==> 12-23 <==
Design systolic_array, start of the top module:
module systolic_array #(
  parameter integer ARRAY_N               = 4,
  parameter integer ARRAY_M               = 2,
  parameter integer PMAX                  = 8,
  parameter integer PMIN                  = 2,
  parameter integer ACT_WIDTH             = ARRAY_N * PMAX * (PMAX/PMIN),
  parameter integer WGT_WIDTH             = ARRAY_M * ARRAY_N * PMAX * (PMAX/PMIN),
  parameter integer ACCUMULATOR_WIDTH     = 4 * PMAX,
  parameter integer OUT_WIDTH             = ARRAY_M * ACCUMULATOR_WIDTH,
  parameter integer MODE_WIDTH            = $clog2(PMAX/PMIN) * 2
) (
  input  wire                               clk,
  input  wire                               reset,
  input  wire                               out_valid,
  input  wire                               acc_clear,
  input  wire        [ ACT_WIDTH  -1 : 0 ]  activation_in,
  input  wire        [ WGT_WIDTH  -1 : 0 ]  weight_in,
  input  wire        [ MODE_WIDTH -1 : 0 ]  mode,
  output wire        [ OUT_WIDTH  -1 : 0 ]  activation_out,
  output wire                               activation_valid
);
make LEC_CHECK=0 CAP_MARGIN=20 CORE_MARGIN=2 CORE_UTILIZATION=66 CTS_CLUSTER_SIZE=51 SETUP_SLACK_MARGIN=1.05 SLEW_MARGIN=20 finish   # period 10.6 ns
run.sh (not shown) runs the stock make flow with config.mk's settings and CLKGATE_MAP_FILE=.
==> 09-19: changes against 12-23 <==
CORE_UTILIZATION = 72   (was 66)
CTS_CLUSTER_DIAMETER = 234   (was unset)
CTS_CLUSTER_SIZE = unset   (was 51)
SETUP_SLACK_MARGIN = 2.49   (was 1.05)
==> flow/constraint.sdc (replaced) <==
create_clock -name core_clock -period 8.61 [get_ports {clk}]
set_input_delay 1.7220 -clock core_clock [delete_from_list [all_inputs] [get_ports {clk}]]
set_output_delay 1.7220 -clock core_clock [all_outputs]
set_load 0.01 [all_outputs]
==> 03-01: changes against 12-23 <==
CORE_ASPECT_RATIO = 0.64   (was unset)
CORE_UTILIZATION = 60   (was 66)
CTS_CLUSTER_SIZE = 61   (was 51)
MAX_ROUTING_LAYER = met4   (was unset)
PLACE_DENSITY_LB_ADDON = 0.02   (was unset)
SETUP_SLACK_MARGIN = 0.37   (was 1.05)
SLEW_MARGIN = 35   (was 20)
TNS_END_PERCENT = 5   (was unset)
==> flow/constraint.sdc (replaced) <==
create_clock -name core_clock -period 6.04 [get_ports {clk}]
set_input_delay 1.2080 -clock core_clock [delete_from_list [all_inputs] [get_ports {clk}]]
set_output_delay 1.2080 -clock core_clock [all_outputs]
set_load 0.01 [all_outputs]
==> summary of the runs <==
- Against 12-23, the die area of 09-19 is smaller by 8.2%.
- Area after synthesis is the same in 09-19 and 12-23.
- Synthesized cell count is the same in 03-01 and 12-23.
- 03-01 reached the layout checks and failed them: negative setup slack. 09-19 did not get past clock tree synthesis with DPL-0038. 12-23 aborted during global routing.

---

==> job 8115 <==
systolic_array again, from the RTL that the note above started with.
export LEC_CHECK = 0
export CAP_MARGIN = 20
export CORE_MARGIN = 2
export CORE_UTILIZATION = 72
export PLACE_DENSITY = 0.4
export SLEW_MARGIN = 20
create_clock -name core_clock -period 10.0 [get_ports {clk}]
==> inputs of job 6704, as changes to job 8115 <==
CORE_ASPECT_RATIO = 0.64   (was unset)
CORE_UTILIZATION = 60   (was 72)
CTS_CLUSTER_SIZE = 61   (was unset)
MAX_ROUTING_LAYER = met4   (was unset)
PLACE_DENSITY = unset   (was 0.4)
PLACE_DENSITY_LB_ADDON = 0.02   (was unset)
SETUP_SLACK_MARGIN = 0.42   (was unset)
SLEW_MARGIN = 35   (was 20)
TNS_END_PERCENT = 5   (was unset)
==> flow/constraint.sdc (replaced) <==
create_clock -name core_clock -period 6.04 [get_ports {clk}]
set_input_delay 1.2080 -clock core_clock [delete_from_list [all_inputs] [get_ports {clk}]]
set_output_delay 1.2080 -clock core_clock [all_outputs]
set_load 0.01 [all_outputs]
==> notes <==
- Of job 8115 and job 6704, job 6704 has the higher die area (gap 17%, measured against job 6704).
- Synthesized area is the same in job 8115 and job 6704.
- Job 6704 completed and failed the layout checks on negative setup slack. Job 8115 failed in global routing.
- In synthesized cell count, job 6704 and job 8115 do not differ.
